## flow/design.v

```verilog
module decoder(
input [1:0]alu_fn,
output reg arith_enable,cmp_enable,logic_enable,shift_enable
);
always @(*) begin
        arith_enable=0;
        logic_enable=0;
        cmp_enable=0;
        shift_enable=0;
    case (alu_fn)
       2'b00: arith_enable=1;
       2'b01: logic_enable=1;
       2'b10: cmp_enable=1;
       2'b11: shift_enable=1;
    endcase
end
endmodule
module arith_unit#(parameter in_data_width=16,out_data_width=32)(
input signed [in_data_width-1:0]A,B,
input clk,rst,arith_enable,
input [1:0]alu_fn,
output  carry_out,
output reg arith_flag,
output reg signed[out_data_width-1:0]arith_out
);
assign carry_out=arith_out[in_data_width];
always @(posedge clk , negedge rst) begin
    if(!rst)begin
        arith_flag<=0;
        arith_out<=0;
    end
    else if(arith_enable) begin
        arith_flag<=1;
    case (alu_fn)
        2'b00: arith_out<=A + B;
        2'b01: arith_out<=A - B;
        2'b10: arith_out<=A * B;
        2'b11: arith_out<=(B == 0) ? 0 : A / B;
    endcase
    end
    else begin
        arith_flag<=0;
        arith_out<=0;
    end
end
endmodule
module logic_unit#(parameter in_data_width=16,out_data_width=16)(
input signed[in_data_width-1:0]  A,B,
input clk,rst,logic_enable,
input [1:0]alu_fn,
output reg logic_flag,
output reg [out_data_width-1:0]logic_out
);
reg logic_flag_next;
reg [out_data_width-1:0]logic_out_next;
always @(posedge clk , negedge rst) begin
    if(!rst)begin
        logic_out<=0;
        logic_flag<=0;
    end
    else begin
        logic_out<=logic_out_next;
        logic_flag<=logic_flag_next;
    end    
end
always @(*) begin
    if(logic_enable) begin
        logic_flag_next=1;
    case (alu_fn)
        2'b00: logic_out_next= A & B;
        2'b01: logic_out_next= A | B;
        2'b10: logic_out_next=~(A & B);
        2'b11: logic_out_next=~(A | B);
    endcase
    end
    else begin
        logic_flag_next=0;
        logic_out_next=0;
    end
end
endmodule
module cmp_unit#(parameter in_data_width=16,out_data_width=16)(
input [in_data_width-1:0]A,B,
input clk,rst,cmp_enable,
input [1:0]alu_fn,
output reg cmp_flag,
output reg [out_data_width-1:0]cmp_out
);
always @(posedge clk , negedge rst) begin
    if(!rst)begin
        cmp_out<=0;
        cmp_flag<=0;
    end
    else if(cmp_enable) begin
        cmp_flag<=1;
    case (alu_fn)
        2'b00: cmp_out<=0;
        2'b01: cmp_out<=(A==B)?1:0;
        2'b10: cmp_out<=(A>B)?2:0;
        2'b11: cmp_out<=(A<B)?3:0;
    endcase
    end
    else begin
        cmp_out<=0;
        cmp_flag<=0;
    end
end
endmodule
module shift_unit#(parameter in_data_width=16,out_data_width=16)(
input [in_data_width-1:0]A,B,
input clk,rst,shift_enable,
input [1:0]alu_fn,
output reg shift_flag,
output reg [out_data_width-1:0]shift_out
);
always @(posedge clk , negedge rst) begin
    if(!rst)begin
        shift_flag<=0;
        shift_out<=0;
    end
    else if(shift_enable) begin
        shift_flag<=1;
    case (alu_fn)
        2'b00: shift_out<=A>>1;
        2'b01: shift_out<=A<<1;
        2'b10: shift_out<=B>>1;
        2'b11: shift_out<=B<<1;
    endcase
    end
    else begin
        shift_flag<=0;
        shift_out<=0;
    end
end
endmodule
module parameterized_signed_alu #(parameter in_data_width=16,out_data_width=16,arith_out_data_width=32)(
input signed [in_data_width-1:0]A,B,
input clk,rst,
input [3:0]alu_fn,
output shift_flag,arith_flag,logic_flag,cmp_flag,carry_out,
output [out_data_width-1:0]shift_out,logic_out,cmp_out,
output signed[arith_out_data_width-1:0] arith_out
);
wire arith_enable,shift_enable,logic_enable,cmp_enable;
arith_unit dut0(
.A(A),
.B(B),
.clk(clk),
.rst(rst),
.arith_enable(arith_enable),
.alu_fn(alu_fn[1:0]),
.carry_out(carry_out),
.arith_flag(arith_flag),
.arith_out(arith_out)
);
logic_unit dut1(
.A(A),
.B(B),
.clk(clk),
.rst(rst),
.logic_enable(logic_enable),
.alu_fn(alu_fn[1:0]),
.logic_flag(logic_flag),
.logic_out(logic_out)
);
cmp_unit   dut2(
.A(A),
.B(B),
.clk(clk),
.rst(rst),
.cmp_enable(cmp_enable),
.alu_fn(alu_fn[1:0]),
.cmp_flag(cmp_flag),
.cmp_out(cmp_out)
);
shift_unit dut3(
.A(A),
.B(B),
.clk(clk),
.rst(rst),
.shift_enable(shift_enable),
.alu_fn(alu_fn[1:0]),
.shift_flag(shift_flag),
.shift_out(shift_out)
);
decoder dut4(
.alu_fn(alu_fn[3:2]),
.arith_enable(arith_enable),
.cmp_enable(cmp_enable),
.logic_enable(logic_enable),
.shift_enable(shift_enable)
);
endmodule
```

## flow/config.mk

```make
export PLATFORM = sky130hd
export DESIGN_NAME = parameterized_signed_alu
export DESIGN_NICKNAME = parameterized_signed_alu
export VERILOG_FILES = /design/flow/design.v
export SDC_FILE = /design/flow/constraint.sdc
export NUM_CORES = 4
export LEC_CHECK = 0
export ABC_AREA = 0
export CAP_MARGIN = 35
export CELL_PAD_IN_SITES_DETAIL_PLACEMENT = 0
export CORE_MARGIN = 2
export CORE_UTILIZATION = 50
export CTS_CLUSTER_DIAMETER = 164
export MAX_ROUTING_LAYER = met4
export SLEW_MARGIN = 40
```

## flow/run.sh

```bash
#!/bin/bash
# the make line also repeats each setting of config.mk as NAME=value (left out here)
make -C /OpenROAD-flow-scripts/flow DESIGN_CONFIG=/design/flow/config.mk WORK_HOME=/design/flow/orfs CLKGATE_MAP_FILE= finish
```

## flow/constraint.sdc

```tcl
create_clock -name core_clock -period 107.0 [get_ports {clk}]
set_input_delay 21.4000 -clock core_clock [delete_from_list [all_inputs] [get_ports {clk}]]
set_output_delay 21.4000 -clock core_clock [all_outputs]
set_load 0.01 [all_outputs]
```

==> GITHUB_STEP_SUMMARY, run 1 <==
## Implementation flow summary

| Metric | Value |
|---|---|
| I/O pin cnt | between 100 and 150 |
| Root buf cell | clkbuf_16 |
| Clock Sinks | roughly 70 |
| Crit Path Category | input pin to flop |
| Predominant post-synthesis flop cell | dfrtp_1 |
| Synth Area in Simple Gates | 21.2% |
| Most frequent cell on the critical path | ha_1 |
| Most frequent cells after synthesis | ha_1, nand2_1, nor2_1 |
| Status | finished clean |
| Final Slew Violations | 0 |
| Yosys top cell area share | 19.1% |
| Critical Path Fanout Max | 29 |
| Worst-Margin Slew | 0.917 ns |
| Mapped Cells | 5857 |
| Htree depth | 3 |
| Port buffer count | 108 |
| Beginning of the critical path | B[1] |
| Unrepaired setup endpoints after global routing | false |
| CTS tree | built |
| Setup crit start kind | input pin |
| Largest net degree at the start of global routing | ~71 |
| Die Ht | a little under 300 um |
| FP Rows | 108 |
| Hold Crit Class | input pin to asynchronous set/reset pin |
| Post-Syn Area | 0.0434 sq mm |
| Crit end category | flop |
| CTS hold repair buffers | 0 |
| Crit path depth | 302 |
| Dominant cell type by area after synthesis | ha_1 |
| Final setup TNS | 0 ns |
| Maxcap violations | 0 |
| Vias | 44800 |
| Max Clk Rate | 9.85 MHz |
| Synth flops | approximately 70 |
| Drt total wl | about 170 mm |
| Final setup viols | 0 |
| Yosys chip area | between 0.04 and 0.05 sq mm |
| Final net count | 6999 |
| FA/HA/MAJ Cells, Area Fraction | 31.3% |
| Synth top area cells | ha_1, fa_1, xnor2_1 |
| Synth Seq Share | 4.04% |
| End-of-flow core utilization | 54.6% |
| Area Overhead vs Synth | 8.65% |
| Ys async rst share | 100% |
| Synth top cell by count | ha_1 |
| Synth Area in XOR/XNOR | under 10% |
| # DRC | 0 |
| CTS buffer count | 9 |
| Final Hold Viols | 0 |
| Tmin final | 101.56 ns |
| Die ar. | around 0.089 sq mm |
| EDFF count, synth | 0 |
| Filler instances | 8604 |
| Syn Area/Cell | 7.40 sq um |
| Largest delay share family, worst path | AND-OR/OR-AND gates |
| First-pass GRT wire length | 255 mm |
| Pre-Place Util | around half |
| Relative slew slack | a little under two fifths |
| Ao+oa area frac | 25.0% |
| Critical Path Max Stage Delay | 0.67 ns |
| Mux share | 3.41% |
| Initial DRC Count | about 4200 |
| WP buf/inv | 22 |
| Flop area | 0.00175 sq mm |
| Final RePlAce weighted congestion | between 1 and 1.5 |
| Worst path arrival time | 101.77 ns |
| Main logic family | adder cells |
| Clock Pin Slew Worst Setup and Hold Paths | ~0.070 ns |
| Drt pass-1 iters | 6 |
| Placed insts | 7166 |
| Non-filler instance count after layout | between 7000 and 8000 |
| Core Footprint | between 0.08 and 0.09 sq mm |
| Logic area | about 0.040 sq mm |
| Yosys Instances | a little under 6000 |
| Fin crit share | between 90% and 100% |
| Yosys warnings | 5 |
| Total congestion overflow | 0 |
| Initial antenna violation count | 3 |
| Critical Path Slowest Stage Cell | a221oi_1 |
| Remaining antenna violation count | 0 |
| Number of diodes | 0 |
| Deepest clock path buffer count | 2 |
| Number of warnings in the stage logs | about 60 |
| Netlist cell types | roughly 110 |
| Worst EP required | 107.20 ns |
| Vias per cell | 6.23 |
| Routed WL per cell | between 20 and 25 um |
| CP Capture Point | dut0.arith_out[31] |
| DIE WIDTH | 298 um |
| Tot GR Track Use | a little under two fifths |
| Vias in the first global route | approximately 43000 |
| Post-detailed-placement half-perimeter wirelength | 133 mm |
==> cell type report <==
class,instances,share of cell area [%]
multi-input cells,5234,84.5
repair buffers,226,4.16
inverters,494,3.94
flip-flops and latches,70,3.72
well taps,1155,3.07
clock buffers,9,0.478
clock inverters,7,0.130
==> metal layers <==
metal  GRT usage, %  part of all wire [%]  routed length [um]
met3           3.49                   7.3               12200
met1           49.1                    43               71600
met5              -                     0                   0
met2           61.2                    46               77600
met4           12.5                   4.0                6690
==> what timing repair did <==
action	CTS	global route
setup endpoints to repair	0	32
setup buffers	0	12
gates resized	0	32
==> metrics by stage <==
step           setup WS (ns)  hold WS (ns)  instance area (sq um)
2_1_floorplan          12.99         21.10                  44000
3_3_place_gp            2.31         21.62                  46500
3_5_place_dp            1.42         21.49                  46600
4_1_cts                 1.55         21.10                  46800
5_1_grt                0.196         21.12                  47100
6_report                5.44         21.07                  47100
==> run 2, diff against run 1 <==
- ABC_AREA: 0 -> 1
- CAP_MARGIN: 35 -> 20
- CELL_PAD_IN_SITES_DETAIL_PLACEMENT: 0 -> not set
- CORE_UTILIZATION: 50 -> 72
- CTS_CLUSTER_DIAMETER: 164 -> 225
- CTS_CLUSTER_SIZE: not set -> 100
- MAX_ROUTING_LAYER: met4 -> not set
- SLEW_MARGIN: 40 -> 20
- TNS_END_PERCENT: not set -> 15
- clock period: 107.0 -> 88.1 ns (I/O delays scaled with it)
==> GITHUB_STEP_SUMMARY, run 2 <==
## Implementation flow summary

| Metric | Value |
|---|---|
| Beginning of the critical path | B[4] |
| Worst path arrival time | 89.84 ns (-11.93 ns) |
| DR WL met2 | 69.9 mm (-9.9%) |
| Routed WL per cell | 21.0 um (-10%) |
| Final setup TNS | -39.34 ns (-39.34 ns) |
| Ao+oa area frac | 16.4% (-8.6 points) |
| Crit Path Category | input pin to flop |
| DIE WIDTH | 248 um (-17%) |
| Drt pass-1 iters | 13 (+7) |
| Root buf cell | clkbuf_16 |
| Yosys warnings | 5 (unchanged) |
| Final Hold Viols | 0 (unchanged) |
| Setup crit start kind | input pin |
| Crit path depth | 593 (+96%) |
| Most frequent cell on the critical path | nand2_2 |
| Initial DRC Count | 6617 (+58%) |
| CTS buffer count | 9 (unchanged) |
| Largest delay share family, worst path | simple AND/OR/NAND/NOR gates |
| Mux share | 0.195% (-3.2 points) |
| Relative slew slack | 16.2% (-22 points) |
| I/O pin cnt | 123 (unchanged) |
| CP Capture Point | dut0.arith_out[30] |
| Synth Area in Simple Gates | 25.9% (+4.7 points) |
| Max Clk Rate | 11.2 MHz |
| Crit end category | flop |
| Met1 WL | 55.1 mm (-23%) |
| Port buffer count | 108 (unchanged) |
| Largest net degree at the start of global routing | 71 (unchanged) |
| Area Overhead vs Synth | 21.1% |
| Tot GR Track Use | 41.6% (+3.9 points) |
| Die ar. | 0.0617 sq mm (-31%) |
| Vias | 50000 (+11%) |
| Yosys Instances | 6501 (+11%) |
| WL met3 | 23.5 mm (+93%) |
| Fin crit share | 102% (+6.8 points) |
| # DRC | 0 (unchanged) |
| Clock Sinks | 70 (unchanged) |
| Number of warnings in the stage logs | 62 (+3.3%) |
| Drt total wl | 165 mm (-1.9%) |
| Critical Path Fanout Max | 14 (-52%) |
| Final Instance Area | 0.0521 sq mm (+11%) |
| WP buf/inv | 90 (+310%) |
| Clock Pin Slew Worst Setup and Hold Paths | 0.09 ns (+0.02 ns) |
| Maxcap violations | 0 (unchanged) |
| Dominant cell type by area after synthesis | ha_1 |
| Initial antenna violation count | 6 (+3) |
| First-pass GRT wire length | 211 mm (-17%) |
| CTS tree | built |
| Placement-stage cell area | 0.0458 sq mm (-1.6%) |
| Main logic family | adder cells |
| Post-detailed-placement half-perimeter wirelength | 105 mm (-21%) |
| Worst EP required | 88.30 ns (-18.90 ns) |
| Critical Path Slowest Stage Cell | clkdlybuf4s50_1 |
| Total congestion overflow | 0 (unchanged) |
| Final WS setup | -1.54 ns (-6.98 ns) |
| Violated checks | setup timing |
| Critical Path Max Stage Delay | 0.43 ns (-0.24 ns) |
| Synth flops | 70 (unchanged) |
| Ys async rst share | 100% (unchanged) |
| Synth top area cells | ha_1, nand2_1, fa_1 |
| Synth Area in XOR/XNOR | 7.74% (-0.93 points) |
| Netlist cell types | 83 (-22%) |
| DR top layer | met5 |
| FP Rows | 89 (-18%) |
| Yosys top cell area share | 19.3% (+0.16 points) |
| Deepest clock path buffer count | 2 (unchanged) |
| Pre-Place Util | 72.9% (+23 points) |
| Core Footprint | 0.0590 sq mm (-32%) |
| Status | complete, but fails checks |
| Final net count | 8030 (+15%) |
| EDFF count, synth | 0 (unchanged) |
| Synth Seq Share | 4.07% (+0.033 points) |
| Yosys chip area | 0.0430 sq mm (-0.82%) |
| Remaining antenna violation count | 0 (unchanged) |
| Vias in the first global route | 42100 (-1.1%) |
| FA/HA/MAJ Cells, Area Fraction | 31.5% (+0.26 points) |
| Syn Area/Cell | 6.62 sq um (-11%) |
| Hold Crit Class | input pin to asynchronous set/reset pin |
| Predominant post-synthesis flop cell | dfrtp_1 |
| Post-Syn Area | 0.0430 sq mm (-0.82%) |
| Final RePlAce weighted congestion | 1.09 (+5.2%) |
| CTS hold repair buffers | 0 (unchanged) |
| Tmin final | between 80 and 90 ns |
| Final Slew Violations | 0 (unchanged) |
| Synth top cell by count | nand2_1 |
| Most frequent cells after synthesis | nand2_1, inv_1, ha_1 |
| Vias per cell | 6.37 (+2.2%) |
| Htree depth | 3 (unchanged) |
| Worst-Margin Slew | 1.25 ns (+0.329 ns) |
| Die Ht | 248 um (-17%) |
| Mapped Cells | 6501 (+11%) |
| Final setup viols | 32 (+32) |
## run 2: cell type report
cell class	instances	area [sq um]
clock buffers	9	225
well taps	773	967
multi-input cells	5236	39300
flip-flops and latches	70	1750
inverters	1159	4460
clock inverters	7	62.6
diodes	2	5.00
repair buffers	580	5190
fillers	3170	6930
repair inverters	10	75.1
## run 2: timing repair
item,4_1_cts,5_1_grt
cloned,2,26
setup endpoints to repair,32,32
gates resized,44,838
setup buffers,5,215
pin swaps,1,401
## run 2: per-stage QoR
stage          hold slack (ns)  setup WS (ns)  util (%)  instances
6_report                 17.38          -1.54      88.3       7846
4_1_cts                  17.42         0.0181      78.5       7603
3_3_place_gp             17.81         -0.227      77.6       7580
3_5_place_dp             17.81          -3.12      77.6       7580
2_1_floorplan            17.32           1.72         -       6665
5_1_grt                  17.48          -5.25      88.2       7844
## run 2: per-layer routing
layer	vias up	global-route usage (%)
met3	1499	8.51
met2	4027	66.0
met4	4	22.4
met1	22700	53.0
met5	-	0
li1	21800	-
==> run 3, diff against run 2 <==
- CAP_MARGIN: 20 -> 35
- CELL_PAD_IN_SITES_DETAIL_PLACEMENT: not set -> 0
- CTS_CLUSTER_DIAMETER: 225 -> 27
- CTS_CLUSTER_SIZE: 100 -> not set
- MAX_ROUTING_LAYER: not set -> met4
- PLACE_DENSITY_LB_ADDON: not set -> 0.19
- SLEW_MARGIN: 20 -> 40
- TNS_END_PERCENT: 15 -> not set
- clock period: 88.1 -> 116.0 ns (I/O delays scaled with it)
==> GITHUB_STEP_SUMMARY, run 3 <==
## Implementation flow summary

| Metric | Value |
|---|---|
| Root buf cell | clkbuf_16 |
| Pre-Place Util | 72.9% (unchanged) |
| Netlist cell types | 83 (unchanged) |
| Final Slew Violations | 0 (unchanged) |
| Routed WL per cell | 17.8 um (-15%) |
| Hold_ws | 22.61 ns (+5.23 ns) |
| Tmin final | 106.55 ns |
| EDFF count, synth | 0 (unchanged) |
| Beginning of the critical path | B[0] |
| Port buffer count | 108 (unchanged) |
| Largest net degree at the start of global routing | 66 (-7.0%) |
| Met2 GRT Util | 67.7% (+1.7 points) |
| I/O pin cnt | 123 (unchanged) |
| Gr busiest metal | met2 |
| Post-detailed-placement half-perimeter wirelength | 104 mm (-0.52%) |
| Yosys top cell area share | 19.3% (unchanged) |
| Number of buffers added for setup after CTS | 0 (-5) |
| # DRC | 0 (unchanged) |
| Met1 usage | 53.2% (+0.24 points) |
| Final setup viols | 0 (-100%) |
| Core Footprint | 0.0590 sq mm (unchanged) |
| Remaining antenna violation count | 0 (unchanged) |
| Setup crit start kind | input pin |
| Crit path depth | 599 (+1.0%) |
| Crit Path Category | input pin to flop |
| CP Capture Point | dut0.arith_out[18] |
| Worst EP required | 116.24 ns (+27.94 ns) |
| Die Ht | 248 um (unchanged) |
| Synth Area in XOR/XNOR | 7.74% (unchanged) |
| Vias in the first global route | 41400 (-1.8%) |
| Relative slew slack | 38.7% (+22 points) |
| Mux share | 0.195% (unchanged) |
| Placement-stage cell area | 0.0446 sq mm (-2.8%) |
| FP Rows | 89 (unchanged) |
| CTS tree | built |
| Final RePlAce weighted congestion | 1.05 (-3.9%) |
| Mapped Cells | 6501 (unchanged) |
| FA/HA/MAJ Cells, Area Fraction | 31.5% (unchanged) |
| Number of warnings in the stage logs | 60 (-3.2%) |
| Main logic family | adder cells |
| Predominant post-synthesis flop cell | dfrtp_1 |
| Synth Seq Share | 4.07% (unchanged) |
| Tot GR Track Use | 43.0% (+1.5 points) |
| Critical Path Fanout Max | 36 (+22) |
| Critical Path Slowest Stage Cell | buf_4 |
| Yosys Instances | 6501 (unchanged) |
| Fin crit share | 91.9% (-9.9 points) |
| Clock Sinks | 70 (unchanged) |
| Worst path arrival time | 106.79 ns (+16.95 ns) |
| Critical Path Max Stage Delay | 0.50 ns (+0.07 ns) |
| Ys async rst share | 100% (unchanged) |
| Clock Pin Slew Worst Setup and Hold Paths | 0.07 ns (-0.02 ns) |
| Drt total wl | 132 mm (-20%) |
| Ao+oa area frac | 16.4% (unchanged) |
| Met3 usage | 7.44% (-1.1 points) |
| Largest delay share family, worst path | simple AND/OR/NAND/NOR gates |
| Hold Crit Class | input pin to asynchronous set/reset pin |
| Total congestion overflow | 0 (unchanged) |
| Yosys warnings | 5 (unchanged) |
| Status | finished clean |
| Max Clk Rate | between 9 and 10 MHz |
| WP buf/inv | 99 (+10%) |
| First-pass GRT wire length | 210 mm (-0.23%) |
| Initial antenna violation count | 2 (-4) |
| Synth Area in Simple Gates | 25.9% (unchanged) |
| Worst-Margin Slew | 0.912 ns (-0.335 ns) |
| Most frequent cell on the critical path | nand2_1 |
| Crit end category | flop |
| Maxcap violations | 0 (unchanged) |
| Final net count | 7618 (-5.1%) |
| Vias | 43600 (-13%) |
| Synth top area cells | ha_1, nand2_1, fa_1 |
| Final setup TNS | 0 ns (+39.34 ns) |
| Dominant cell type by area after synthesis | ha_1 |
| Unrepaired setup endpoints after global routing | false |
| Deepest clock path buffer count | 2 (unchanged) |
| Final Instance Area | 0.0450 sq mm (-14%) |
| Most frequent cells after synthesis | nand2_1, inv_1, ha_1 |
| Synth top cell by count | nand2_1 |
| Vias per cell | 5.86 (-7.9%) |
| Initial DRC Count | 4314 (-35%) |
| Final Hold Viols | 0 (unchanged) |
| Yosys chip area | 0.0430 sq mm (unchanged) |
| Synth flops | 70 (unchanged) |
| Htree depth | 3 (unchanged) |
| DIE WIDTH | 248 um (unchanged) |
| Die ar. | 0.0617 sq mm (unchanged) |
| Syn Area/Cell | 6.62 sq um (unchanged) |
| CTS buffer count | 9 (unchanged) |
| Post-Syn Area | 0.0430 sq mm (unchanged) |
| Drt pass-1 iters | 6 (-7) |
| Area Overhead vs Synth | 4.56% |
-- run 3: metal layers --
layer,vias up,wire length [um]
li1,20900,-
met1,19800,51400
met2,2281,58800
met3,579,14000
met4,0,8170
met5,-,0
-- run 3: what timing repair did --
| item | 4_1_cts | 5_1_grt |
|---|---|---|
| hold buffers | 0 | 0 |
| endpoints found under the setup margin | 0 | 32 |
| hold endpoints to repair | 0 | 0 |
| resized | 0 | 16 |
-- run 3: area by class of cell --
class                      count  area (sq um)
clock inverter                 7          77.6
timing repair inverter         3          15.0
tap                          773           967
multi-input combinational   5234         35900
antenna                        3          7.51
inverter                    1159          4410
fill                        4798         14000
sequential                    70          1750
timing repair buffer         177          1600
clock buffer                   9           225
-- run 3: stage by stage --
step	setup slack (ns)	utilization [%]	std cells
after global placement	9.85	75.5	7412
after CTS	7.04	76.0	7428
final	9.45	76.2	7435
after floorplan	24.04	-	6665
after global routing	0.0403	76.2	7433
after detailed placement	6.86	75.5	7412
==> run 4, diff against run 3 <==
- ABC_AREA: 1 -> 0
- CAP_MARGIN: 35 -> 0
- CELL_PAD_IN_SITES_DETAIL_PLACEMENT: 0 -> not set
- CTS_CLUSTER_DIAMETER: 27 -> not set
- CTS_CLUSTER_SIZE: not set -> 100
- MAX_ROUTING_LAYER: met4 -> not set
- PLACE_DENSITY: not set -> 0.43
- PLACE_DENSITY_LB_ADDON: 0.19 -> not set
- SETUP_SLACK_MARGIN: not set -> 2.88
- SLEW_MARGIN: 40 -> 20
- clock period: 116.0 -> 58.4 ns (I/O delays scaled with it)
==> GITHUB_STEP_SUMMARY, run 4 <==
### Metrics collected by this job

| Metric | Value |
|---|---|
| Status | did not finish |
| Failed at | detailed placement (3_5_place_dp) |
| Stop err | [ERROR DPL-0038] Utilization greater than 100%, impossible to legalize |
| Synth flops | 70 (unchanged) |
| Ao+oa area frac | 25.0% (+8.6 points) |
| Final RePlAce weighted congestion | 1.13 (+7.2%) |
| Dominant cell type by area after synthesis | ha_1 |
| Port buffer count | 108 (unchanged) |
| Yosys chip area | 0.0434 sq mm (+0.83%) |
| Mapped Cells | 5857 (-9.9%) |
| Synth top area cells | ha_1, fa_1, xnor2_1 |
| Yosys top cell area share | 19.1% (-0.16 points) |
| DIE WIDTH | 249 um (+0.41%) |
| Main logic family | adder cells |
| Post-Syn Area | 0.0434 sq mm (+0.83%) |
| FA/HA/MAJ Cells, Area Fraction | 31.3% (-0.26 points) |
| Synth Area in XOR/XNOR | 8.66% (+0.93 points) |
| Synth Area in Simple Gates | 21.2% (-4.7 points) |
| Most frequent cells after synthesis | ha_1, nand2_1, nor2_1 |
| I/O pin cnt | 123 (unchanged) |
| Synth top cell by count | ha_1 |
| Core Footprint | 0.0592 sq mm (+0.38%) |
| Die Ht | 249 um (+0.41%) |
| Yosys warnings | 5 (unchanged) |
| Yosys Instances | 5857 (-9.9%) |
| Die ar. | 0.0622 sq mm (+0.81%) |
| Predominant post-synthesis flop cell | dfrtp_1 |
| Ys async rst share | 100% (unchanged) |
| Pre-Place Util | 73.2% (+0.33 points) |
| Mux share | 3.41% (+3.2 points) |
| FP Rows | 89 (unchanged) |
| Syn Area/Cell | 7.40 sq um (+12%) |
| Synth Seq Share | 4.04% (-0.033 points) |
| EDFF count, synth | 0 (unchanged) |
| Netlist cell types | 107 (+29%) |
-- run 4: through the flow --
step / instance area [sq um] / cells / hold slack [ns] / TNS, ns / setup slack, ns
global placement: 61000 / 8559 / 11.86 / -438.90 / -14.01
floorplan: 46300 / 6021 / 11.38 / -416.64 / -13.36
==> run 5, diff against run 4 <==
- ABC_AREA: 0 -> not set
- CAP_MARGIN: 0 -> 20
- CELL_PAD_IN_SITES_GLOBAL_PLACEMENT: not set -> 3
- CORE_MARGIN: 2 -> 8
- CORE_UTILIZATION: 72 -> 40
- CTS_CLUSTER_SIZE: 100 -> 49
- GPL_ROUTABILITY_DRIVEN: not set -> 0
- HOLD_SLACK_MARGIN: not set -> 0.05
- PLACE_DENSITY: 0.43 -> not set
- SETUP_SLACK_MARGIN: 2.88 -> not set
- clock period: 58.4 -> 85.0 ns (I/O delays scaled with it)
==> GITHUB_STEP_SUMMARY, run 5 <==
## Implementation flow summary

| Metric | Value |
|---|---|
| Yosys warnings | 5 (unchanged) |
| Final WS setup | 2.83 ns |
| Initial DRC Count | between 3000 and 4000 |
| Initial antenna violation count | 3 |
| Ao+oa area frac | 25.0% (unchanged) |
| Root buf cell | clkbuf_16 |
| Htree depth | 3 |
| Synth Area in XOR/XNOR | 8.66% (unchanged) |
| Setup crit start kind | input pin |
| Synth top area cells | ha_1, fa_1, xnor2_1 |
| Post-Syn Area | 0.0434 sq mm (unchanged) |
| Die Ht | 345 um (+38%) |
| Yosys chip area | 0.0434 sq mm (unchanged) |
| WP buf/inv | 48 |
| FA/HA/MAJ Cells, Area Fraction | 31.3% (unchanged) |
| Worst path arrival time | 82.42 ns |
| Post-detailed-placement half-perimeter wirelength | 153 mm |
| Mux share | 3.41% (unchanged) |
| CTS hold repair buffers | 0 |
| Remaining antenna violation count | 0 |
| Critical Path Slowest Stage Cell | or4_1 |
| Setup WS pre-CTS | -4.32 ns |
| CTS tree | built |
| Drt total wl | approximately 190 mm |
| I/O pin cnt | 123 (unchanged) |
| Most frequent cell on the critical path | buf_4 |
| Pre-Place Util | 40.4% (-33 points) |
| CTS buffer count | 9 |
| Maxcap violations | 0 |
| Final setup viols | 0 |
| Core Footprint | 0.107 sq mm (+81%) |
| Yosys top cell area share | 19.1% (unchanged) |
| Largest net degree at the start of global routing | a little over 70 |
| First-pass GRT wire length | 281 mm |
| Crit end category | flop |
| Status | finished clean |
| Relative slew slack | about a fifth |
| Routed WL per cell | roughly 23 um |
| Predominant post-synthesis flop cell | dfrtp_1 |
| Synth flops | 70 (unchanged) |
| Hold Crit Class | input pin to asynchronous set/reset pin |
| Synth top cell by count | ha_1 |
| Critical Path Fanout Max | 19 |
| Die ar. | 0.119 sq mm (+92%) |
| Yosys Instances | 5857 (unchanged) |
| Tmin final | 82.17 ns |
| Max Clk Rate | 12.2 MHz |
| Clock Pin Slew Worst Setup and Hold Paths | around 0.07 ns |
| DIE WIDTH | 345 um (+38%) |
| Crit Path Category | input pin to flop |
| Total congestion overflow | 0 |
| Vias | 47600 |
| Worst EP required | about 85 ns |
| CP Capture Point | dut0.arith_out[31] |
| Worst-Margin Slew | about 1.2 ns |
| Number of warnings in the stage logs | 62 |
| Crit path depth | 323 |
| Final net count | 7814 |
| Final Hold Viols | 0 |
| Port buffer count | 108 (unchanged) |
| Final Slew Violations | 0 |
| # DRC | 0 |
| Fin crit share | 96.7% |
| Beginning of the critical path | B[2] |
| Dominant cell type by area after synthesis | ha_1 |
| Tot GR Track Use | 29.9% |
| FP Rows | 120 (+35%) |
| Drt pass-1 iters | 6 |
| Ys async rst share | 100% (unchanged) |
| Area Overhead vs Synth | 27.4% |
| Mapped Cells | 5857 (unchanged) |
| Critical Path Max Stage Delay | between 0.5 and 0.6 ns |
| Syn Area/Cell | 7.40 sq um (unchanged) |
| Main logic family | adder cells |
| EDFF count, synth | 0 (unchanged) |
| Vias per cell | about 5.8 |
| Clock Sinks | 70 |
| Synth Seq Share | 4.04% (unchanged) |
| Most frequent cells after synthesis | ha_1, nand2_1, nor2_1 |
| Deepest clock path buffer count | 2 |
| Netlist cell types | 107 (unchanged) |
| Largest delay share family, worst path | AND-OR/OR-AND gates |
| Vias in the first global route | 46200 |
| Synth Area in Simple Gates | 21.2% (unchanged) |
[run 5: cell type report]
type	count	area [sq um]
Fill cell	10700	52100
Multi-Input combinational cell	5235	41300
Timing Repair Buffer	1040	8300
Inverter	494	1850
Tap cell	1403	1760
Sequential cell	70	1750
Clock buffer	9	225
Clock inverter	7	61.3
Antenna cell	1	2.50
[run 5: per-stage QoR]
stage	instances	hold WS, ns	setup TNS, ns	util [%]	instance area (sq um)
3_3_place_gp	8157	17.22	-109.11	49.0	52600
4_1_cts	8189	16.82	0	49.7	53400
5_1_grt	8258	16.53	-3.63	51.5	55200
2_1_floorplan	6021	16.70	0	-	44100
6_report	8259	16.51	0	51.5	55200
3_5_place_dp	8157	17.23	-124.25	49.0	52600
[run 5: layer usage]
layer,up-vias,track usage (%),part of all wire [%]
met3,297,1.93,5.3
met1,23000,40.1,44
met4,0,8.89,3.5
li1,22700,-,-
met5,-,0,0
met2,1641,51.3,47
[run 5: timing repair]
| action | 4_1_cts | 5_1_grt |
|---|---|---|
| pin swaps | 16 | 106 |
| endpoints found under the setup margin | 32 | 32 |
| cloned | 0 | 4 |
| setup buffers | 16 | 65 |
| gates resized | 104 | 281 |
==> run 6, diff against run 5 <==
- ABC_AREA: not set -> 1
- CELL_PAD_IN_SITES_GLOBAL_PLACEMENT: 3 -> not set
- CORE_MARGIN: 8 -> 2
- CORE_UTILIZATION: 40 -> 72
- CTS_CLUSTER_DIAMETER: not set -> 368
- CTS_CLUSTER_SIZE: 49 -> 100
- GPL_ROUTABILITY_DRIVEN: 0 -> not set
- HOLD_SLACK_MARGIN: 0.05 -> not set
- PLACE_DENSITY: not set -> 0.43
- TNS_END_PERCENT: not set -> 40
- clock period: 85.0 -> 45.5 ns (I/O delays scaled with it)
==> GITHUB_STEP_SUMMARY, run 6 <==
### Metrics collected by this job

| Metric | Value |
|---|---|
| Pre-Place Util | 72.9% (+32 points) |
| Status | did not finish |
| Stop err | [ERROR DPL-0038] Utilization greater than 100%, impossible to legalize |
| FA/HA/MAJ Cells, Area Fraction | 31.5% (+0.26 points) |
| Dominant cell type by area after synthesis | ha_1 |
| Die ar. | 0.0617 sq mm (-48%) |
| Most frequent cells after synthesis | nand2_1, inv_1, ha_1 |
| DIE WIDTH | 248 um (-28%) |
| Yosys Instances | 6501 (+11%) |
| Failed at | clock tree synthesis (4_1_cts) |
| Synth Seq Share | 4.07% (+0.033 points) |
| Post-detailed-placement half-perimeter wirelength | 158 mm (+3.4%) |
| Main logic family | adder cells |
| Mux share | 0.195% (-3.2 points) |
| Synth top cell by count | nand2_1 |
| Synth flops | 70 (unchanged) |
| Ao+oa area frac | 16.4% (-8.6 points) |
| FP Rows | 89 (-26%) |
| Netlist cell types | 83 (-22%) |
| Mapped Cells | 6501 (+11%) |
| Synth Area in Simple Gates | 25.9% (+4.7 points) |
| Post-Syn Area | 0.0430 sq mm (-0.82%) |
| Ys async rst share | 100% (unchanged) |
| Synth Area in XOR/XNOR | 7.74% (-0.93 points) |
| Port buffer count | 108 (unchanged) |
| Setup WS pre-CTS | -35.11 ns (-30.79 ns) |
| EDFF count, synth | 0 (unchanged) |
| Predominant post-synthesis flop cell | dfrtp_1 |
| Yosys top cell area share | 19.3% (+0.16 points) |
| Yosys chip area | 0.0430 sq mm (-0.82%) |
| Synth top area cells | ha_1, nand2_1, fa_1 |
| Yosys warnings | 5 (unchanged) |
| Core Footprint | 0.0590 sq mm (-45%) |
| Syn Area/Cell | 6.62 sq um (-11%) |
| I/O pin cnt | 123 (unchanged) |
| Final RePlAce weighted congestion | 1.16 |
| Die Ht | 248 um (-28%) |
==> run 6: per-stage QoR <==
step / cell area (sq um) / cells
global placement: 57200 / 8958
floorplan: 44600 / 6665
detailed placement: 57200 / 8958
==> run 7, diff against run 6 <==
- ABC_AREA: 1 -> not set
- CORE_UTILIZATION: 72 -> 70
- CTS_CLUSTER_DIAMETER: 368 -> 327
- CTS_CLUSTER_SIZE: 100 -> not set
- HOLD_SLACK_MARGIN: not set -> -0.1
- MAX_ROUTING_LAYER: not set -> met4
- PLACE_DENSITY: 0.43 -> not set
- TNS_END_PERCENT: 40 -> not set
- clock period: 45.5 -> 80.2 ns (I/O delays scaled with it)
==> GITHUB_STEP_SUMMARY, run 7 <==
### Metrics collected by this job

| Metric | Value |
|---|---|
| Synth flops | 70 (unchanged) |
| Ao+oa area frac | 25.0% (+8.6 points) |
| Synth Seq Share | 4.04% (-0.033 points) |
| Deepest clock path buffer count | 2 |
| Most frequent cells after synthesis | ha_1, nand2_1, nor2_1 |
| Synth top area cells | ha_1, fa_1, xnor2_1 |
| Yosys chip area | 0.0434 sq mm (+0.83%) |
| Placed insts | 7605 (-15%) |
| CTS buffer count | 9 |
| Dominant cell type by area after synthesis | ha_1 |
| Htree depth | 3 |
| CTS hold repair buffers | 0 |
| EDFF count, synth | 0 (unchanged) |
| Yosys Instances | 5857 (-9.9%) |
| Final RePlAce weighted congestion | 1.14 (-1.6%) |
| Post-Syn Area | 0.0434 sq mm (+0.83%) |
| Synth Area in Simple Gates | 21.2% (-4.7 points) |
| Core Footprint | 0.0615 sq mm (+4.2%) |
| Total congestion overflow | 281 |
| Synth Area in XOR/XNOR | 8.66% (+0.93 points) |
| Yosys warnings | 5 (unchanged) |
| Port buffer count | 108 (unchanged) |
| Die ar. | 0.0640 sq mm (+3.6%) |
| Status | did not finish |
| Post-detailed-placement half-perimeter wirelength | 136 mm (-14%) |
| Mapped Cells | 5857 (-9.9%) |
| Die Ht | 253 um (+1.8%) |
| Failed at | global routing (5_1_grt) |
| Ys async rst share | 100% (unchanged) |
| Pre-Place Util | 70.5% (-2.3 points) |
| Main logic family | adder cells |
| FA/HA/MAJ Cells, Area Fraction | 31.3% (-0.26 points) |
| Netlist cell types | 107 (+29%) |
| Predominant post-synthesis flop cell | dfrtp_1 |
| Yosys top cell area share | 19.1% (-0.16 points) |
| Clock Sinks | 70 |
| Stop err | [ERROR GRT-0232] Routing congestion too high. Check the congestion heatmap in the GUI. |
| DIE WIDTH | 253 um (+1.8%) |
| FP Rows | 91 (+2.2%) |
| Syn Area/Cell | 7.40 sq um (+12%) |
| Mux share | 3.41% (+3.2 points) |
| I/O pin cnt | 123 (unchanged) |
| Synth top cell by count | ha_1 |
| Root buf cell | clkbuf_16 |
| Tot GR Track Use | 86.5% |
-- run 7: per-layer routing --
metal | overflow | track usage, %
met1 | 25 | 84.1
met2 | 147 | 97.3
met3 | 21 | 78.2
met4 | 88 | 83.4
met5 | - | -
-- run 7: stage by stage --
step	setup WS [ns]	setup TNS (ns)	util [%]	cell area (sq um)
CTS	0.00775	0	87.4	53700
detailed placement	-4.68	-139.17	85.5	52600
global placement	-2.45	-67.87	85.5	52600
floorplan	0.00510	0	-	44600
-- run 7: repair_timing --
item,CTS
gates cloned,1
endpoints found under the setup margin,32
resized,128
buffers inserted,39
pin swaps,34
==> run 8, diff against run 7 <==
- ABC_AREA: not set -> 0
- CAP_MARGIN: 20 -> 5
- CELL_PAD_IN_SITES_DETAIL_PLACEMENT: not set -> 0
- CORE_UTILIZATION: 70 -> 71
- CTS_CLUSTER_DIAMETER: 327 -> 164
- HOLD_SLACK_MARGIN: -0.1 -> not set
- clock period: 80.2 -> 69.1 ns (I/O delays scaled with it)
==> GITHUB_STEP_SUMMARY, run 8 <==
### Metrics collected by this job

| Metric | Value |
|---|---|
| Mux share | 3.41% (unchanged) |
| Synth Seq Share | 4.04% (unchanged) |
| Synth top cell by count | ha_1 |
| Mapped Cells | 5857 (unchanged) |
| Yosys Instances | 5857 (unchanged) |
| Final RePlAce weighted congestion | 1.17 (+2.6%) |
| Synth Area in XOR/XNOR | 8.66% (unchanged) |
| Syn Area/Cell | 7.40 sq um (unchanged) |
| Synth Area in Simple Gates | 21.2% (unchanged) |
| Main logic family | adder cells |
| EDFF count, synth | 0 (unchanged) |
| Most frequent cells after synthesis | ha_1, nand2_1, nor2_1 |
| Ys async rst share | 100% (unchanged) |
| Post-Syn Area | 0.0434 sq mm (unchanged) |
| Die Ht | 251 um (-0.70%) |
| Pre-Place Util | 71.8% (+1.3 points) |
| Synth flops | 70 (unchanged) |
| DIE WIDTH | 251 um (-0.70%) |
| FP Rows | 90 (-1.1%) |
| Predominant post-synthesis flop cell | dfrtp_1 |
| Die ar. | 0.0631 sq mm (-1.4%) |
| Core Footprint | 0.0604 sq mm (-1.8%) |
| Failed at | detailed placement (3_5_place_dp) |
| I/O pin cnt | 123 (unchanged) |
| Ao+oa area frac | 25.0% (unchanged) |
| Dominant cell type by area after synthesis | ha_1 |
| Yosys top cell area share | 19.1% (unchanged) |
| Status | did not finish |
| FA/HA/MAJ Cells, Area Fraction | 31.3% (unchanged) |
| Yosys warnings | 5 (unchanged) |
| Stop err | [ERROR DPL-0038] Utilization greater than 100%, impossible to legalize |
| Synth top area cells | ha_1, fa_1, xnor2_1 |
| Netlist cell types | 107 (unchanged) |
| Yosys chip area | 0.0434 sq mm (unchanged) |
| Port buffer count | 108 (unchanged) |
==> run 9, diff against run 8 <==
- ABC_AREA: 0 -> not set
- CAP_MARGIN: 5 -> 20
- CELL_PAD_IN_SITES_DETAIL_PLACEMENT: 0 -> not set
- CELL_PAD_IN_SITES_GLOBAL_PLACEMENT: not set -> 2
- CORE_ASPECT_RATIO: not set -> 1.27
- CORE_MARGIN: 2 -> 8
- CORE_UTILIZATION: 71 -> 40
- CTS_CLUSTER_DIAMETER: 164 -> 358
- CTS_CLUSTER_SIZE: not set -> 49
- GPL_ROUTABILITY_DRIVEN: not set -> 1
- GPL_TIMING_DRIVEN: not set -> 1
- HOLD_SLACK_MARGIN: not set -> 0.05
- MAX_ROUTING_LAYER: met4 -> not set
- MIN_ROUTING_LAYER: not set -> met1
- SETUP_SLACK_MARGIN: not set -> 5.0
- TNS_END_PERCENT: not set -> 5
- clock period: 69.1 -> 140.0 ns (I/O delays scaled with it)
==> GITHUB_STEP_SUMMARY, run 9 <==
## Implementation flow summary

| Metric | Value |
|---|---|
| Max Clk Rate | around 8.6 MHz |
| # DRC | 0 |
| Tmin final | around 120 ns |
| Number of diodes | 0 |
| Final setup TNS | 0 ns |
| Synth Seq Share | 4.04% (unchanged) |
| Clock Sinks | around 70 |
| PostCTS Resize Cnt | 0 |
| Clock Pin Slew Worst Setup and Hold Paths | roughly 0.080 ns |
| Vias in the first global route | between 40000 and 50000 |
| Initial antenna violation count | 4 |
| Worst path arrival time | 116.07 ns |
| Number of buffers added for setup after CTS | 0 |
| Worst EP required | about 140 ns |
| Synth top cell by count | ha_1 |
| Drt total wl | 187 mm |
| Placement-stage cell area | approximately 0.047 sq mm |
| Vias per cell | 5.92 |
| WP buf/inv | 21 |
| Status | finished clean |
| Core Footprint | 0.108 sq mm (+79%) |
| Deepest clock path buffer count | 2 |
| CP Capture Point | dut0.arith_out[21] |
| Ao+oa area frac | 25.0% (unchanged) |
| Placed insts | 7463 |
| Final Slew Violations | 0 |
| Final net count | 6989 |
| Worst-Margin Slew | 1.10 ns |
| Vias | 44300 |
| I/O pin cnt | 123 (unchanged) |
| Port buffer count | 108 (unchanged) |
| Initial DRC Count | slightly below 3000 |
| CTS hold repair buffers | 0 |
| Final RePlAce weighted congestion | 0.945 (-19%) |
| Critical Path Max Stage Delay | 0.83 ns |
| Non-filler instance count after layout | 7479 |
| Drt pass-1 iters | 6 |
| Crit Path Category | input pin to flop |
| Root buf cell | clkbuf_16 |
| Setup crit start kind | input pin |
| Dominant cell type by area after synthesis | ha_1 |
| FP Rows | 136 (+51%) |
| Main logic family | adder cells |
| Yosys warnings | 5 (unchanged) |
| Tot GR Track Use | between 30% and 40% |
| First-pass GRT wire length | 278 mm |
| CTS tree | built |
| Filler instances | 11500 |
| Number of warnings in the stage logs | 62 |
| Post-detailed-placement half-perimeter wirelength | ~150 mm |
| Synth Area in XOR/XNOR | 8.66% (unchanged) |
| Relative slew slack | about a quarter |
| Yosys chip area | 0.0434 sq mm (unchanged) |
| Pre-Place Util | 40.2% (-32 points) |
| Ys async rst share | 100% (unchanged) |
| Largest net degree at the start of global routing | 57 |
| Netlist cell types | 107 (unchanged) |
| DIE WIDTH | 308 um (+23%) |
| Synth top area cells | ha_1, fa_1, xnor2_1 |
| Predominant post-synthesis flop cell | dfrtp_1 |
| EDFF count, synth | 0 (unchanged) |
| Hold_ws | around 27 ns |
| Final Hold Viols | 0 |
| Largest delay share family, worst path | AND-OR/OR-AND gates |
| Beginning of the critical path | B[0] |
| Remaining antenna violation count | 0 |
| Most frequent cell on the critical path | ha_1 |
| Synth flops | 70 (unchanged) |
| CTS buffer count | 9 |
| Crit end category | flop |
| Syn Area/Cell | 7.40 sq um (unchanged) |
| FA/HA/MAJ Cells, Area Fraction | 31.3% (unchanged) |
| Htree depth | 3 |
| Mapped Cells | 5857 (unchanged) |
| Unrepaired setup endpoints after global routing | false |
| Mux share | 3.41% (unchanged) |
| Yosys Instances | 5857 (unchanged) |
| Routed WL per cell | 25.0 um |
| Yosys top cell area share | 19.1% (unchanged) |
| Maxcap violations | 0 |
| Critical Path Fanout Max | 37 |
| Synth Area in Simple Gates | 21.2% (unchanged) |
| Die Ht | 387 um (+54%) |
| Critical Path Slowest Stage Cell | a221oi_1 |
| Area Overhead vs Synth | 8.87% |
| Total congestion overflow | 0 |
| Fin crit share | 82.8% |
| Crit path depth | 300 |
| Final Instance Area | 0.0472 sq mm |
| Most frequent cells after synthesis | ha_1, nand2_1, nor2_1 |
| Hold Crit Class | input pin to asynchronous set/reset pin |
| Post-Syn Area | 0.0434 sq mm (unchanged) |
| Final setup viols | 0 |
| Die ar. | 0.119 sq mm (+89%) |
## run 9: final cells by class
cell class	instances	area, sq um	share of cell area, %
flip-flops and latches	70	1750	3.71
clock inverters	5	58.8	0.125
well taps	1449	1810	3.84
multi-input cells	5233	39600	83.9
repair buffers	217	1900	4.02
inverters	494	1850	3.93
clock buffers	11	243	0.514
## run 9: stage by stage
stage	setup slack [ns]	util (%)
6_report	24.14	43.8
5_1_grt	18.65	43.8
2_1_floorplan	39.39	-
3_5_place_dp	24.90	43.5
4_1_cts	25.03	43.8
3_3_place_gp	25.75	43.5
## run 9: layer usage
| layer | vias to the layer above | GRT usage [%] | wire, um |
|---|---|---|---|
| met3 | 418 | 1.96 | 8260 |
| li1 | 21000 | - | - |
| met4 | 0 | 14.4 | 10800 |
| met1 | 21400 | 36.1 | 75300 |
| met2 | 1371 | 54.6 | 92600 |
| met5 | - | 0 | 0 |
==> run 10, diff against run 9 <==
- ABC_AREA: not set -> 1
- CELL_PAD_IN_SITES_GLOBAL_PLACEMENT: 2 -> not set
- CORE_ASPECT_RATIO: 1.27 -> not set
- CORE_MARGIN: 8 -> 2
- CORE_UTILIZATION: 40 -> 58
- CTS_CLUSTER_DIAMETER: 358 -> 346
- CTS_CLUSTER_SIZE: 49 -> not set
- GPL_ROUTABILITY_DRIVEN: 1 -> not set
- GPL_TIMING_DRIVEN: 1 -> not set
- HOLD_SLACK_MARGIN: 0.05 -> not set
- MIN_ROUTING_LAYER: met1 -> not set
- SETUP_SLACK_MARGIN: 5.0 -> not set
- TNS_END_PERCENT: 5 -> not set
- clock period: 140.0 -> 65.7 ns (I/O delays scaled with it)
==> GITHUB_STEP_SUMMARY, run 10 <==
### Metrics collected by this job

| Metric | Value |
|---|---|
| Pre-Place Util | 58.7% (+19 points) |
| DIE WIDTH | 276 um (-10%) |
| CTS buffer count | 9 (unchanged) |
| Htree depth | 3 (unchanged) |
| Synth Area in Simple Gates | 25.9% (+4.7 points) |
| Synth top cell by count | nand2_1 |
| Dominant cell type by area after synthesis | ha_1 |
| Core Footprint | 0.0732 sq mm (-32%) |
| Die ar. | 0.0763 sq mm (-36%) |
| Yosys warnings | 5 (unchanged) |
| Ys async rst share | 100% (unchanged) |
| Placement-stage cell area | 0.0574 sq mm (+22%) |
| Post-Syn Area | 0.0430 sq mm (-0.82%) |
| Root buf cell | clkbuf_16 |
| Yosys top cell area share | 19.3% (+0.16 points) |
| I/O pin cnt | 123 (unchanged) |
| Placed insts | 9139 (+22%) |
| Deepest clock path buffer count | 2 (unchanged) |
| Failed at | global routing (5_1_grt) |
| Main logic family | adder cells |
| Synth flops | 70 (unchanged) |
| Most frequent cells after synthesis | nand2_1, inv_1, ha_1 |
| FP Rows | 99 (-27%) |
| Mux share | 0.195% (-3.2 points) |
| Synth Area in XOR/XNOR | 7.74% (-0.93 points) |
| Yosys Instances | 6501 (+11%) |
| Syn Area/Cell | 6.62 sq um (-11%) |
| Stop err | [ERROR GRT-0232] Routing congestion too high. Check the congestion heatmap in the GUI. |
| CTS hold repair buffers | 0 (unchanged) |
| Synth Seq Share | 4.07% (+0.033 points) |
| Ao+oa area frac | 16.4% (-8.6 points) |
| Yosys chip area | 0.0430 sq mm (-0.82%) |
| Status | did not finish |
| Clock Sinks | 70 (unchanged) |
| Predominant post-synthesis flop cell | dfrtp_1 |
| Port buffer count | 108 (unchanged) |
| Synth top area cells | ha_1, nand2_1, fa_1 |
| Total congestion overflow | 9967 |
| Tot GR Track Use | 111% |
| EDFF count, synth | 0 (unchanged) |
| FA/HA/MAJ Cells, Area Fraction | 31.5% (+0.26 points) |
| Die Ht | 276 um (-29%) |
| Mapped Cells | 6501 (+11%) |
| Post-detailed-placement half-perimeter wirelength | 124 mm (-18%) |
| Final RePlAce weighted congestion | 1.02 (+8.0%) |
| Netlist cell types | 83 (-22%) |
==> run 10: what timing repair did <==
action,in CTS
setup buffers,711
gates resized,492
gates cloned,6
setup endpoints to repair,32
pin swaps,382
==> run 10: metrics by stage <==
stage	setup WS, ns
after CTS	-10.34
after detailed placement	-14.05
after global placement	-11.53
after floorplan	-10.11
==> run 10: metal layers <==
layer / overflow / GRT usage [%]
met1: 346 / 95.5
met2: 7638 / 148
met3: 283 / 87.8
met4: 1655 / 120
met5: 45 / 75.4
==> run 11, diff against run 10 <==
- ABC_AREA: 1 -> not set
- CAP_MARGIN: 20 -> 40
- CELL_PAD_IN_SITES_DETAIL_PLACEMENT: not set -> 2
- CORE_MARGIN: 2 -> 3
- CTS_CLUSTER_DIAMETER: 346 -> 32
- GPL_ROUTABILITY_DRIVEN: not set -> 0
- PLACE_DENSITY: not set -> 0.65
- SETUP_SLACK_MARGIN: not set -> 5.0
- TNS_END_PERCENT: not set -> 30
- clock period: 65.7 -> 85.0 ns (I/O delays scaled with it)
==> GITHUB_STEP_SUMMARY, run 11 <==
### Metrics collected by this job

| Metric | Value |
|---|---|
| Mux share | 3.41% (+3.2 points) |
| Core Footprint | 0.0735 sq mm (+0.34%) |
| Synth top area cells | ha_1, fa_1, xnor2_1 |
| Most frequent cells after synthesis | ha_1, nand2_1, nor2_1 |
| Predominant post-synthesis flop cell | dfrtp_1 |
| Status | did not finish |
| Synth Seq Share | 4.04% (-0.033 points) |
| Syn Area/Cell | 7.40 sq um (+12%) |
| Pre-Place Util | 59.0% (+0.29 points) |
| Main logic family | adder cells |
| EDFF count, synth | 0 (unchanged) |
| FP Rows | 99 (unchanged) |
| Ys async rst share | 100% (unchanged) |
| Synth Area in XOR/XNOR | 8.66% (+0.93 points) |
| DIE WIDTH | 279 um (+1.1%) |
| Post-Syn Area | 0.0434 sq mm (+0.83%) |
| Yosys warnings | 5 (unchanged) |
| Mapped Cells | 5857 (-9.9%) |
| Synth Area in Simple Gates | 21.2% (-4.7 points) |
| Netlist cell types | 107 (+29%) |
| FA/HA/MAJ Cells, Area Fraction | 31.3% (-0.26 points) |
| Die Ht | 279 um (+1.1%) |
| Yosys top cell area share | 19.1% (-0.16 points) |
| Failed at | detailed placement (3_5_place_dp) |
| Die ar. | 0.0781 sq mm (+2.3%) |
| Port buffer count | 108 (unchanged) |
| Stop err | [ERROR DPL-0033] detailed placement checks failed during check placement. |
| Dominant cell type by area after synthesis | ha_1 |
| Yosys chip area | 0.0434 sq mm (+0.83%) |
| I/O pin cnt | 123 (unchanged) |
| Synth flops | 70 (unchanged) |
| Synth top cell by count | ha_1 |
| Yosys Instances | 5857 (-9.9%) |
| Ao+oa area frac | 25.0% (+8.6 points) |
run 11: per-stage QoR:
step	setup TNS, ns	setup WS, ns
floorplan	0	5.00
global placement	-68.47	-2.96
==> run 12, diff against run 11 <==
- CAP_MARGIN: 40 -> 20
- CORE_MARGIN: 3 -> 2
- CORE_UTILIZATION: 58 -> 55
- CTS_CLUSTER_DIAMETER: 32 -> not set
- CTS_CLUSTER_SIZE: not set -> 15
- GPL_ROUTABILITY_DRIVEN: 0 -> not set
- GPL_TIMING_DRIVEN: not set -> 0
- MAX_ROUTING_LAYER: not set -> met4
- PLACE_DENSITY: 0.65 -> not set
- PLACE_DENSITY_LB_ADDON: not set -> 0.07
- TNS_END_PERCENT: 30 -> 50
- clock period: 85.0 -> 126.0 ns (I/O delays scaled with it)
==> GITHUB_STEP_SUMMARY, run 12 <==
### Metrics collected by this job

| Metric | Value |
|---|---|
| Status | did not finish |
| Failed at | detailed placement (3_5_place_dp) |
| Stop err | [ERROR DPL-0033] detailed placement checks failed during check placement. |
| DIE WIDTH | 285 um (+1.9%) |
| Die ar. | 0.0811 sq mm (+3.9%) |
| Mapped Cells | 5857 (unchanged) |
| Yosys top cell area share | 19.1% (unchanged) |
| Predominant post-synthesis flop cell | dfrtp_1 |
| Pre-Place Util | 55.8% (-3.2 points) |
| Main logic family | adder cells |
| Die Ht | 285 um (+1.9%) |
| Syn Area/Cell | 7.40 sq um (unchanged) |
| Mux share | 3.41% (unchanged) |
| Most frequent cells after synthesis | ha_1, nand2_1, nor2_1 |
| Synth Area in XOR/XNOR | 8.66% (unchanged) |
| Netlist cell types | 107 (unchanged) |
| Yosys Instances | 5857 (unchanged) |
| Ys async rst share | 100% (unchanged) |
| Port buffer count | 108 (unchanged) |
| I/O pin cnt | 123 (unchanged) |
| Dominant cell type by area after synthesis | ha_1 |
| FP Rows | 102 (+3.0%) |
| Yosys warnings | 5 (unchanged) |
| FA/HA/MAJ Cells, Area Fraction | 31.3% (unchanged) |
| Synth top cell by count | ha_1 |
| Post-Syn Area | 0.0434 sq mm (unchanged) |
| Core Footprint | 0.0777 sq mm (+5.8%) |
| Synth Seq Share | 4.04% (unchanged) |
| Yosys chip area | 0.0434 sq mm (unchanged) |
| Synth flops | 70 (unchanged) |
| Synth Area in Simple Gates | 21.2% (unchanged) |
| EDFF count, synth | 0 (unchanged) |
| Synth top area cells | ha_1, fa_1, xnor2_1 |
| Ao+oa area frac | 25.0% (unchanged) |
| Final RePlAce weighted congestion | 1.05 |
==> run 12: stage by stage <==
step                    setup WS (ns)  TNS, ns
after floorplan                 28.19        0
after global placement        -0.0934   -0.247
==> run 13, diff against run 12 <==
- CELL_PAD_IN_SITES_DETAIL_PLACEMENT: 2 -> not set
- CORE_UTILIZATION: 55 -> 59
- CTS_CLUSTER_SIZE: 15 -> not set
- GPL_TIMING_DRIVEN: 0 -> not set
- MAX_ROUTING_LAYER: met4 -> not set
- PLACE_DENSITY_LB_ADDON: 0.07 -> not set
- SETUP_SLACK_MARGIN: 5.0 -> not set
- TNS_END_PERCENT: 50 -> not set
- clock period: 126.0 -> 58.1 ns (I/O delays scaled with it)
==> GITHUB_STEP_SUMMARY, run 13 <==
### Metrics collected by this job

| Metric | Value |
|---|---|
| Status | did not finish |
| Failed at | global routing (5_1_grt) |
| Stop err | [ERROR GRT-0232] Routing congestion too high. Check the congestion heatmap in the GUI. |
| Synth flops | 70 (unchanged) |
| FA/HA/MAJ Cells, Area Fraction | 31.3% (unchanged) |
| Synth Seq Share | 4.04% (unchanged) |
| Mux share | 3.41% (unchanged) |
| DIE WIDTH | 275 um (-3.4%) |
| Final RePlAce weighted congestion | 1.06 (+0.77%) |
| Yosys chip area | 0.0434 sq mm (unchanged) |
| Yosys Instances | 5857 (unchanged) |
| Root buf cell | clkbuf_16 |
| Netlist cell types | 107 (unchanged) |
| Deepest clock path buffer count | 2 |
| Synth top area cells | ha_1, fa_1, xnor2_1 |
| Main logic family | adder cells |
| Synth Area in XOR/XNOR | 8.66% (unchanged) |
| Syn Area/Cell | 7.40 sq um (unchanged) |
| Core Footprint | 0.0728 sq mm (-6.3%) |
| Post-Syn Area | 0.0434 sq mm (unchanged) |
| Clock Sinks | 70 |
| FP Rows | 99 (-2.9%) |
| Most frequent cells after synthesis | ha_1, nand2_1, nor2_1 |
| Tot GR Track Use | 96.0% |
| I/O pin cnt | 123 (unchanged) |
| EDFF count, synth | 0 (unchanged) |
| Dominant cell type by area after synthesis | ha_1 |
| Die ar. | 0.0757 sq mm (-6.7%) |
| Predominant post-synthesis flop cell | dfrtp_1 |
| Total congestion overflow | around 2600 |
| Port buffer count | 108 (unchanged) |
| Yosys top cell area share | 19.1% (unchanged) |
| Placed insts | 8820 |
| Synth Area in Simple Gates | 21.2% (unchanged) |
| Die Ht | 275 um (-3.4%) |
| Pre-Place Util | 59.5% (+3.7 points) |
| Htree depth | 3 |
| CTS buffer count | 9 |
| Mapped Cells | 5857 (unchanged) |
| Post-detailed-placement half-perimeter wirelength | 159 mm |
| Synth top cell by count | ha_1 |
| Yosys warnings | 5 (unchanged) |
| Ao+oa area frac | 25.0% (unchanged) |
| Ys async rst share | 100% (unchanged) |
[run 13: routing by layer]
metal	GRT overflow	track usage, %
met2	1579	109
met1	119	90.8
met3	131	85.6
met5	17	65.8
met4	725	105
[run 13: through the flow]
step	setup slack (ns)	utilization [%]	instance area, sq um
detailed placement	-16.69	84.9	61800
floorplan	-13.60	-	46300
global placement	-14.76	84.9	61800
CTS	-11.87	91.6	66700
[run 13: timing repair]
item                       in CTS
hold endpoints to repair        0
gates resized                 519
gates cloned                    7
setup endpoints to repair      32
hold buffers                    0
pin swaps                     344
setup buffers                 299
==> run 14, diff against run 13 <==
- ABC_AREA: not set -> 0
- CAP_MARGIN: 20 -> 35
- CELL_PAD_IN_SITES_DETAIL_PLACEMENT: not set -> 0
- CORE_UTILIZATION: 59 -> 65
- CTS_CLUSTER_DIAMETER: not set -> 164
- MAX_ROUTING_LAYER: not set -> met4
- SLEW_MARGIN: 20 -> 40
- clock period: 58.1 -> 86.1 ns (I/O delays scaled with it)
==> GITHUB_STEP_SUMMARY, run 14 <==
## Implementation flow summary

| Metric | Value |
|---|---|
| Vias per cell | 6.64 |
| Number of warnings in the stage logs | 62 |
| Worst EP required | 86.31 ns |
| FP Rows | 94 (-5.1%) |
| Remaining antenna violation count | 0 |
| Fin crit share | 97.4% |
| Beginning of the critical path | B[15] |
| Yosys Instances | 5857 (unchanged) |
| Drt total wl | 164 mm |
| Deepest clock path buffer count | 2 (unchanged) |
| Dominant cell type by area after synthesis | ha_1 |
| Filler instances | 5335 |
| Crit path depth | 306 |
| Final RePlAce weighted congestion | 1.11 (+5.3%) |
| Final Slew Violations | 0 |
| DIE WIDTH | 262 um (-4.7%) |
| # DRC | 0 |
| Htree depth | 3 (unchanged) |
| Mux share | 3.41% (unchanged) |
| Synth Area in XOR/XNOR | 8.66% (unchanged) |
| Vias in the first global route | 45300 |
| Clock Sinks | 70 (unchanged) |
| Worst path arrival time | 84.03 ns |
| CTS buffer count | 9 (unchanged) |
| Hold Crit Class | input pin to asynchronous set/reset pin |
| Die ar. | 0.0688 sq mm (-9.1%) |
| Critical Path Slowest Stage Cell | clkdlybuf4s50_1 |
| Post-Syn Area | 0.0434 sq mm (unchanged) |
| Critical Path Max Stage Delay | 0.97 ns |
| Clock Pin Slew Worst Setup and Hold Paths | 0.08 ns |
| Ao+oa area frac | 25.0% (unchanged) |
| Mapped Cells | 5857 (unchanged) |
| Initial antenna violation count | 3 |
| Routed WL per cell | 22.9 um |
| Synth flops | 70 (unchanged) |
| Final setup viols | 0 |
| Syn Area/Cell | 7.40 sq um (unchanged) |
| Pre-Place Util | 65.8% (+6.3 points) |
| Yosys chip area | 0.0434 sq mm (unchanged) |
| WP buf/inv | 36 |
| Area Overhead vs Synth | 14.5% |
| First-pass GRT wire length | roughly 250 mm |
| I/O pin cnt | 123 (unchanged) |
| CP Capture Point | dut0.arith_out[13] |
| Status | finished clean |
| Predominant post-synthesis flop cell | dfrtp_1 |
| Crit end category | flop |
| EDFF count, synth | 0 (unchanged) |
| Worst-Margin Slew | 0.916 ns |
| Setup crit start kind | input pin |
| FA/HA/MAJ Cells, Area Fraction | 31.3% (unchanged) |
| Port buffer count | 108 (unchanged) |
| Root buf cell | clkbuf_16 |
| Maxcap violations | 0 |
| Largest net degree at the start of global routing | 71 |
| Max Clk Rate | 11.9 MHz |
| Netlist cell types | 107 (unchanged) |
| Synth top area cells | ha_1, fa_1, xnor2_1 |
| Yosys warnings | 5 (unchanged) |
| Core Footprint | 0.0659 sq mm (-9.6%) |
| Largest delay share family, worst path | AND-OR/OR-AND gates |
| Synth Seq Share | 4.04% (unchanged) |
| Final WS setup | 2.28 ns |
| Most frequent cells after synthesis | ha_1, nand2_1, nor2_1 |
| Most frequent cell on the critical path | ha_1 |
| Yosys top cell area share | 19.1% (unchanged) |
| Main logic family | adder cells |
| Tot GR Track Use | 46.6% |
| Vias | roughly 47000 |
| Synth top cell by count | ha_1 |
| Synth Area in Simple Gates | 21.2% (unchanged) |
| Drt pass-1 iters | 8 |
| Die Ht | 262 um (-4.7%) |
| Total congestion overflow | 0 |
| Relative slew slack | between 30% and 40% |
| Critical Path Fanout Max | 20 |
| Final Hold Viols | 0 |
| Initial DRC Count | 5441 |
| Final net count | 7243 |
| Post-detailed-placement half-perimeter wirelength | 128 mm (-20%) |
| Ys async rst share | 100% (unchanged) |
| Crit Path Category | input pin to flop |
| Setup WS pre-CTS | -2.74 ns (+13.95 ns) |
| Tmin final | 83.82 ns |
| Hold_ws | 16.88 ns |
| CTS tree | built |
==> run 14: final cells by class <==
| cell class | instances | area, sq um | share of cell area, % |
|---|---|---|---|
| multi-input combinational | 5234 | 40800 | 82.1 |
| timing repair inverter | 1 | 7.51 | 0.0151 |
| tap | 864 | 1080 | 2.18 |
| clock buffer | 9 | 225 | 0.453 |
| antenna | 3 | 7.51 | 0.0151 |
| timing repair buffer | 469 | 3900 | 7.85 |
| sequential | 70 | 1750 | 3.53 |
| clock inverter | 7 | 57.6 | 0.116 |
| inverter | 494 | 1860 | 3.75 |
==> run 14: repair_timing <==
item / in CTS / in global routing
cloned: 2 / 1
pin swaps: 9 / 74
setup buffers: 14 / 60
setup endpoints to repair: 32 / 32
hold buffers: 0 / 0
gates resized: 43 / 237
==> run 14: metrics by stage <==
stage / cell area (sq um) / util (%) / TNS [ns] / cells
after floorplan: 44100 / - / 0 / 6021
after global placement: 47500 / 72.2 / -26.60 / 7055
after detailed placement: 47600 / 72.2 / -67.27 / 7055
after CTS: 48200 / 73.1 / 0 / 7087
after global routing: 49700 / 75.4 / -14.84 / 7151
final: 49700 / 75.4 / 0 / 7151
==> run 14: per-layer routing <==
layer | up-vias | share of wire (%) | GRT usage (%)
li1 | 21500 | - | -
met1 | 22200 | 38 | 56.4
met2 | 2902 | 43 | 70.5
met3 | 804 | 12 | 10.3
met4 | 0 | 7.5 | 28.9
met5 | - | 0 | -
